== try-sierra ==
Design cordic_sin_cos, start of the top module:
module cordic_sin_cos(clk,rst,target_angle,x_res,y_res);
 input clk,rst;   
 input signed [19:0] target_angle;    
 output reg signed [19:0] x_res;  
 output reg signed [19:0] y_res;  
 wire signed [19:0] x_res_comb;  
 wire signed [19:0] y_res_comb;  
 reg signed [19:0] x [9:0];   
 reg signed [19:0] y [9:0];   
 wire signed[19:0] arc_tan [8:0];   
 reg  signed[19:0] z[8:0];   
 reg  d[8:0];  
 wire signed [19:0] target_angle_conv;   
 wire [2:0] quadrant_loc;  
 assign arc_tan[0] = {{6{1'b0}},10'b0000101101,4'b0000};    
 assign arc_tan[1] = {{6{1'b0}},10'b0000011010,4'b1001};    
 assign arc_tan[2] = {{6{1'b0}},10'b0000001110,4'b0000};    
 assign arc_tan[3] = {{6{1'b0}},10'b0000000111,4'b0010};    
 assign arc_tan[4] = {{6{1'b0}},10'b0000000011,4'b1001};    
 assign arc_tan[5] = {{6{1'b0}},10'b0000000001,4'b1100};    
 assign arc_tan[6] = {{6{1'b0}},10'b0000000000,4'b1110};    
 assign arc_tan[7] = {{6{1'b0}},10'b0000000000,4'b0111};    
 assign arc_tan[8] = {{6{1'b0}},10'b0000000000,4'b0011};    
 get_conv_target_angle conv_angle(.target_angle(target_angle),.target_angle_conv(target_angle_conv),.quadrant_loc(quadrant_loc));
 output_mapping out_map(.x(x[9][19:0]),.y(y[9][19:0]),.quadrant_loc(quadrant_loc),.x_res(x_res_comb),.y_res(y_res_comb));
 always@(posedge clk)
  begin
    if (rst == 0)
       begin
         x_res [19:0]     <= 20'b0;
         y_res [19:0]     <= 20'b0;  
       end 
    else 
       begin
         x_res [19:0] <= x_res_comb;
         y_res [19:0] <= y_res_comb;
       end
  end
 always@(*)
   begin
      x[0] = 20'b00001001101101110001;  
      y[0] = 20'b00000000000000000000;  
      z[0] = target_angle_conv;  
      d[0] = (z[0][19] == 0) ? 1 : 0;   
   end
 always@(*)
   begin
     x[1] = (d[0] == 1) ? (x[0] - y[0]) : (x[0]+y[0]);
     y[1] = (d[0] == 1) ? (y[0] + x[0]) : (y[0]-x[0]);
     z[1] = (d[0] == 1) ? (z[0] - arc_tan[0]) : (z[0]+arc_tan[0]);
     d[1] = (z[1][19] == 0) ? 1 : 0;
     x[2] = (d[1] == 1) ? (x[1] - (y[1]>>>1)) : (x[1]+(y[1]>>>1));
  ...
Size: roughly 3100 cells after synthesis, ~23000 sq um of cells after synthesis.
make LEC_CHECK=0 CAP_MARGIN=20 CELL_PAD_IN_SITES_GLOBAL_PLACEMENT=2 CORE_MARGIN=2 CORE_UTILIZATION=72 GPL_ROUTABILITY_DRIVEN=0 GPL_TIMING_DRIVEN=1 SETUP_SLACK_MARGIN=3.55 SLEW_MARGIN=35 TNS_END_PERCENT=25 finish   # period 31.3 ns
run.sh (not shown) runs the stock make flow with config.mk's settings and CLKGATE_MAP_FILE=.
try-sierra did not finish; a tool error ended it in global placement without I/O (3_1_place_gp_skip_io).
### try-sierra -> try-garnet
# try-sierra
export LEC_CHECK = 0
export CAP_MARGIN = 20
export CELL_PAD_IN_SITES_GLOBAL_PLACEMENT = 2
export CORE_MARGIN = 2
export CORE_UTILIZATION = 72
export GPL_ROUTABILITY_DRIVEN = 0
export GPL_TIMING_DRIVEN = 1
export SETUP_SLACK_MARGIN = 3.55
export SLEW_MARGIN = 35
export TNS_END_PERCENT = 25
create_clock -name core_clock -period 31.3 [get_ports {clk}]
# try-garnet
export LEC_CHECK = 0
export ABC_AREA = 1
export CAP_MARGIN = 20
export CORE_MARGIN = 2
export CORE_UTILIZATION = 72
export CTS_CLUSTER_DIAMETER = 240
export CTS_CLUSTER_SIZE = 97
export SLEW_MARGIN = 20
create_clock -name core_clock -period 41.1 [get_ports {clk}]
==> comparison <==
Both conditions hold for try-garnet: the flow ran to the end and the final layout passed the timing, design-rule and antenna checks. try-sierra | ERROR | global placement without I/O (3_1_place_gp_skip_io). Going from try-sierra to try-garnet, number of placement rows went up by 1.6%; synthesized netlist cell count went up by about 15%; overall die width went up by 0.54%; area reported by Yosys stat went up by 1.1%; xor/xnor share of the synthesized area was more or less identical. Between try-sierra and try-garnet, the post-synthesis sequential area ratio does not differ in any meaningful way. try-garnet does worse than try-sierra on area after synthesis.
diff inputs: try-garnet => try-violet
# try-garnet
export LEC_CHECK = 0
export ABC_AREA = 1
export CAP_MARGIN = 20
export CORE_MARGIN = 2
export CORE_UTILIZATION = 72
export CTS_CLUSTER_DIAMETER = 240
export CTS_CLUSTER_SIZE = 97
export SLEW_MARGIN = 20
create_clock -name core_clock -period 41.1 [get_ports {clk}]
# try-violet
export LEC_CHECK = 0
export CAP_MARGIN = 20
export CORE_MARGIN = 2
export CORE_UTILIZATION = 40
export SLEW_MARGIN = 20
create_clock -name core_clock -period 33.7 [get_ports {clk}]
Compared to try-garnet, try-violet was floorplanned on a bigger die.
As far as count of pins on the block boundary goes, try-garnet and try-violet are indistinguishable; the numbers are identical.
try-garnet → try-violet: first-pass GRT wire length fell 3.7%, count of non-filler cells in the finished layout fell 2.3%, area of the synthesized netlist per yosys stat fell about 1.1%, global-route usage fell 17 points, count of buffer and inverter cells on the critical path fell 14.
In try-violet relative to try-garnet, floorplan net count had gone down by more than 10%.
> inputs changed (try-violet -> try-ember)
# try-violet
export LEC_CHECK = 0
export CAP_MARGIN = 20
export CORE_MARGIN = 2
export CORE_UTILIZATION = 40
export SLEW_MARGIN = 20
create_clock -name core_clock -period 33.7 [get_ports {clk}]
# try-ember
export LEC_CHECK = 0
export CAP_MARGIN = 20
export CORE_MARGIN = 2
export CORE_UTILIZATION = 65
export SLEW_MARGIN = 20
create_clock -name core_clock -period 27.5 [get_ports {clk}]
--- outcome ---
- The flow ran to completion for all of try-violet and try-ember but try-ember, which stopped partway.
- try-violet → try-ember: core area lost 22000 sq um; worst slack at placement lost 1.93 ns; die span in y lost 21%; placed instance area picked up an extra 6800 sq um; die area lost about 40%.
- Changes observed in try-ember relative to try-violet: site row count fell by 19, total half-perimeter wirelength after legalization and detailed placement now larger.
Edits applied to the flow inputs when going from try-ember to try-delta:
# try-ember
export LEC_CHECK = 0
export CAP_MARGIN = 20
export CORE_MARGIN = 2
export CORE_UTILIZATION = 65
export SLEW_MARGIN = 20
create_clock -name core_clock -period 27.5 [get_ports {clk}]
# try-delta
export LEC_CHECK = 0
export CAP_MARGIN = 20
export CORE_MARGIN = 2
export CORE_UTILIZATION = 58
export SLEW_MARGIN = 20
export TNS_END_PERCENT = 5
create_clock -name core_clock -period 28.2 [get_ports {clk}]
Findings:
- try-delta did not finish; a tool error ended it in global routing (5_1_grt).
- In try-delta relative to try-ember, detailed placer's ending HPWL had gone down by a few percent.
- Comparing try-delta and try-ember, placed instance count is lower on try-ember.
- Between try-delta and try-ember, the difference in total standard cell area after synthesis is negligible.
- try-delta vs try-ember: vertical extent of the die up in try-delta
- Weighted congestion at the end of routability-driven global placement of try-delta falls short of that of try-ember slightly.
- Max width of the die across try-delta and try-ember: try-delta
- try-delta -> try-ember: number of I/O port buffers delta 0, exact match
- Changes observed in try-delta relative to try-ember: instance count of the mapped netlist essentially unchanged, core utilization before placement has decreased, cell row count increased by 4 relative to the old numbers.
Edits applied to the flow inputs when going from try-delta to try-yarrow:
# try-delta
export LEC_CHECK = 0
export CAP_MARGIN = 20
export CORE_MARGIN = 2
export CORE_UTILIZATION = 58
export SLEW_MARGIN = 20
export TNS_END_PERCENT = 5
create_clock -name core_clock -period 28.2 [get_ports {clk}]
# try-yarrow
export LEC_CHECK = 0
export CAP_MARGIN = 20
export CORE_MARGIN = 2
export CORE_UTILIZATION = 40
export SLEW_MARGIN = 20
create_clock -name core_clock -period 35.0 [get_ports {clk}]
[summary]
- No stage failed in try-yarrow, and the final checks on the layout all came back clean.
- When try-yarrow is set beside try-delta, its count of buffers added by post-CTS timing repair for setup turns out to be 35 smaller.
- As far as async set-or-reset flop fraction in the synthesized netlist goes, try-delta and try-yarrow are indistinguishable; the numbers are identical.
- The number of instances resized during post-cts repair number comes out higher for try-delta vs try-yarrow.
- try-yarrow: HPWL after detailed placement 20% below try-delta
- The number of placed instances, taps included in try-yarrow was lower than what try-delta gave.
- Compared with try-delta, try-yarrow shows a floorplan-stage core utilization that is 18 points lower.
